==> sierra: inputs <==
## DOUBLY_PIPELINE
module DOUBLY_PIPELINE(clk,xi,yi,r,ang,xf,yf);
input signed[15:0] xi,yi;
input clk;
output reg signed [15:0] r,ang;
output reg signed [15:0] xf,yf;
 wire signed [15:0] ri,angi;
 wire  signed [15:0] xfi,yfi;
wire  signed [15:0] g1,g2,g3,g4,g5,g6,g7,g8;
ROTATING x1(clk,xi,yi,g1,g2,g3,g4,g5,g6,g7,g8,xfi,yfi);     
VECTORING x2(clk,xi,yi,g1,g2,g3,g4,g5,g6,g7,g8,ri,angi);  
always @(*)
begin 
xf<=xfi;
yf<=yfi;  
r<=ri;
ang<=angi;
end
endmodule
make LEC_CHECK=0 ABC_AREA=1 CAP_MARGIN=20 CORE_MARGIN=2 CORE_UTILIZATION=72 CTS_CLUSTER_SIZE=31 PLACE_DENSITY=0.64 SETUP_SLACK_MARGIN=3.76 SLEW_MARGIN=20 finish   # period 12.8 ns
run.sh (not shown) runs the stock make flow with config.mk's settings and CLKGATE_MAP_FILE=.
==> pepper (differences from sierra) <==
ABC_AREA = not set   (was 1)
CTS_CLUSTER_SIZE = not set   (was 31)
PLACE_DENSITY = not set   (was 0.64)
SETUP_SLACK_MARGIN = not set   (was 3.76)
==> flow/constraint.sdc (replaced) <==
create_clock -name core_clock -period 16.4 [get_ports {clk}]
set_input_delay 3.2800 -clock core_clock [delete_from_list [all_inputs] [get_ports {clk}]]
set_output_delay 3.2800 -clock core_clock [all_outputs]
set_load 0.01 [all_outputs]
==> zinc (differences from sierra) <==
ABC_AREA = 0   (was 1)
CAP_MARGIN = 10   (was 20)
CELL_PAD_IN_SITES_DETAIL_PLACEMENT = 1   (was not set)
CORE_ASPECT_RATIO = 1.28   (was not set)
CORE_UTILIZATION = 71   (was 72)
CTS_CLUSTER_DIAMETER = 342   (was not set)
CTS_CLUSTER_SIZE = 80   (was 31)
GPL_ROUTABILITY_DRIVEN = 0   (was not set)
GPL_TIMING_DRIVEN = 0   (was not set)
MAX_ROUTING_LAYER = met4   (was not set)
PLACE_DENSITY = not set   (was 0.64)
PLACE_DENSITY_LB_ADDON = 0.25   (was not set)
SETUP_SLACK_MARGIN = -2.0   (was 3.76)
SLEW_MARGIN = 10   (was 20)
==> flow/constraint.sdc (replaced) <==
create_clock -name core_clock -period 31.4 [get_ports {clk}]
set_input_delay 6.2800 -clock core_clock [delete_from_list [all_inputs] [get_ports {clk}]]
set_output_delay 6.2800 -clock core_clock [all_outputs]
set_load 0.01 [all_outputs]
==> results.txt <==
Summary of the current implementation state.

- Per the synthesis report, the XOR/XNOR share of the synthesized area is approximately an eighth.
- The area of the placeable core is about 100000 um^2, for reference.
- The net count entering floorplan is ~10000, for reference.
- The cell-mix breakdown from Yosys lists the compound-gate area share as around 22%.
- Of the total synthesized cell area, the portion taken by full adders, half adders and majority gates is 22.45%.
- After synthesis, the netlist uses roughly 150 different library cells.
- The tool reported: "[ERROR DPL-0033] detailed placement checks failed during check placement".
- The overall die area is 107100 um^2, for reference.
- For reference, the mux area share after synthesis is between 2 and 2.5%.
- Summing the areas of all and, or, nand and nor instances in the mapped netlist gives approximately 14% of the synthesized area.
- The area of the synthesized netlist per yosys stat is 74190 um^2, for reference.
- Yosys shows that the main logic family after synthesis is adder cells.
- The share of the core filled by cells before placement is 71.37%, for reference.
- The cell count after synthesis is 8922, for reference.
- It got as far as 3_5_place_dp and failed there.
- The main area contributors are sky130_fd_sc_hd__dfxtp_1 (20%), sky130_fd_sc_hd__ha_1 (15%), sky130_fd_sc_hd__xnor2_1 (7.9%).
- The top cell type by area accounts for approximately a fifth of the synthesized area.
- The run stopped with a tool error.
- The average instance in the mapped netlist occupies 8.315 um^2.
- The number of rows created at floorplan is about 130, for reference.
- Before any placement, the netlist area is recorded as between 70000 and 80000 um^2.
[end of results for zinc]
==> results.txt <==
Summary of the current implementation state.

- The area of the synthesized netlist per yosys stat is between 70000 and 80000 um^2, for reference.
- The run stopped with a tool error.
- Counting every net in the synthesized netlist gives between 10000 and 15000.
- Among the non-sequential cells, simple AND/OR/NAND/NOR gates take the most area.
- For reference, the placement row count at floorplan is roughly 120.
- The share of the core filled by cells before placement is a little over 70%, for reference.
- A synthesized cell averages approximately 7.3 um^2.
- The share of synthesized area spent on multiplexers is 0%, for reference.
- The first error in the log reads "[ERROR GRT-0232] Routing congestion too high. Check the congestion heatmap in the GUI".
- The cell count after synthesis is 9884, for reference.
- After synthesis, the cell types taking the most area are sky130_fd_sc_hd__dfxtp_1 (21%), sky130_fd_sc_hd__ha_1 (16%), sky130_fd_sc_hd__xor2_1 (9.6%).
- The area of the placeable core is approximately 100000 um^2, for reference.
- In this run the biggest area consumer among cell types represents 20.81% of the synthesized area.
- Counting distinct cell types in the post-synthesis netlist gives approximately 72.
- The area of the mapped netlist is about 72000 um^2, for reference.
- The flow halted during 5_1_grt.
- The overall die area is slightly above 100000 um^2, for reference.
[end of results for sierra]
==> results.txt <==
Summary of the current implementation state.

- The flow did not finish.
- It got as far as 5_1_grt and failed there.
- The tool reported: "[ERROR GRT-0232] Routing congestion too high. Check the congestion heatmap in the GUI".
- After Yosys synthesis, full adders, half adders and majority gates account for between 20% and 30% of the synthesized area.
- The share of synthesized area spent on multiplexers is 2.181%, for reference.
- The synthesized netlist has a Yosys-reported chip area of between 70000 and 80000 um^2.
- The area fraction in xor and xnor cells is 12.41%, for reference.
- According to the floorplan report, the total die area is 105600 um^2.
- Per the OpenROAD floorplan log, the area of the core is 102000 um^2.
- Before placement the cells fill between 70% and 80% of the core.
- After Yosys synthesis, AND-OR and OR-AND compound gates account for between 20% and 30% of the synthesized area.
- Per the synthesis report, the single largest cell type by area occupies between 20 and 25% of cell area.
- The cell count after synthesis is 8922, for reference.
[end of results for pepper]

==> inputs of job 2699 <==
Starting RTL as in the previous note.
==> flow/config.mk <==
export PLATFORM = sky130hd
export DESIGN_NAME = DOUBLY_PIPELINE
export DESIGN_NICKNAME = DOUBLY_PIPELINE
export VERILOG_FILES = /design/flow/design.v
export SDC_FILE = /design/flow/constraint.sdc
export NUM_CORES = 4
export LEC_CHECK = 0
export ABC_AREA = 1
export CAP_MARGIN = 10
export CORE_MARGIN = 2
export CORE_UTILIZATION = 71
export CTS_CLUSTER_DIAMETER = 221
export CTS_CLUSTER_SIZE = 80
export GPL_ROUTABILITY_DRIVEN = 1
export GPL_TIMING_DRIVEN = 1
export PLACE_DENSITY = 0.67
export SETUP_SLACK_MARGIN = 4.62
export SLEW_MARGIN = 20
==> flow/constraint.sdc <==
create_clock -name core_clock -period 15.5 [get_ports {clk}]
set_input_delay 3.1000 -clock core_clock [delete_from_list [all_inputs] [get_ports {clk}]]
set_output_delay 3.1000 -clock core_clock [all_outputs]
set_load 0.01 [all_outputs]
==> job 1903: changes against job 2699 <==
CAP_MARGIN = 35   (was 10)
CTS_CLUSTER_SIZE = 16   (was 80)
GPL_ROUTABILITY_DRIVEN = 0   (was 1)
PLACE_DENSITY = unset   (was 0.67)
SETUP_SLACK_MARGIN = unset   (was 4.62)
==> flow/constraint.sdc (replaced) <==
create_clock -name core_clock -period 15.0 [get_ports {clk}]
set_input_delay 3.0000 -clock core_clock [delete_from_list [all_inputs] [get_ports {clk}]]
set_output_delay 3.0000 -clock core_clock [all_outputs]
set_load 0.01 [all_outputs]
==> flow_summary.yaml <==
# yosys + openroad results
outcome:
  status: "aborted with a tool error"
  lastStage: "5_1_grt"
placement:
  post-place-ws_ps: 237
  gp_congestion: 0.932
  dp.cells: 11300
  placed_cell_area_um2: 76200
  hpwl_um: 135000
floorplanning:
  fp_util_pct: 71.8
  core_area_um2: 100000
  chipArea_um2: 104000
  pin_count: 97
cts:
  cts_setup_buffers: 429
  numCtsBuffers: 14
  postCtsResizedCells: 891
  htree_levels: 1
synth:
  synth-xor-area-share_pct: 11.3
  ys_sh_aoi_pct: 11.1
Source of the figures above: job 2699

==> flow_summary.yaml <==
# implementation run metrics
cts:
  numCtsBuffers: 52
  postCtsResizedCells: 76
placement:
  post-place-ws_ps: -508
  placed_cell_area_um2: 75300
floorplanning:
  core_area_um2: 100000
  chipArea_um2: 104000
  pin_count: 97
  fp_util_pct: 71.8
final_timing:
  fin_ws_ps: -464
  setup_viol: 13
synth:
  synth-xor-area-share_pct: 11.3
outcome:
  status: "failed layout checks"
  violatedChecks: "setup timing"
Source of the figures above: job 1903

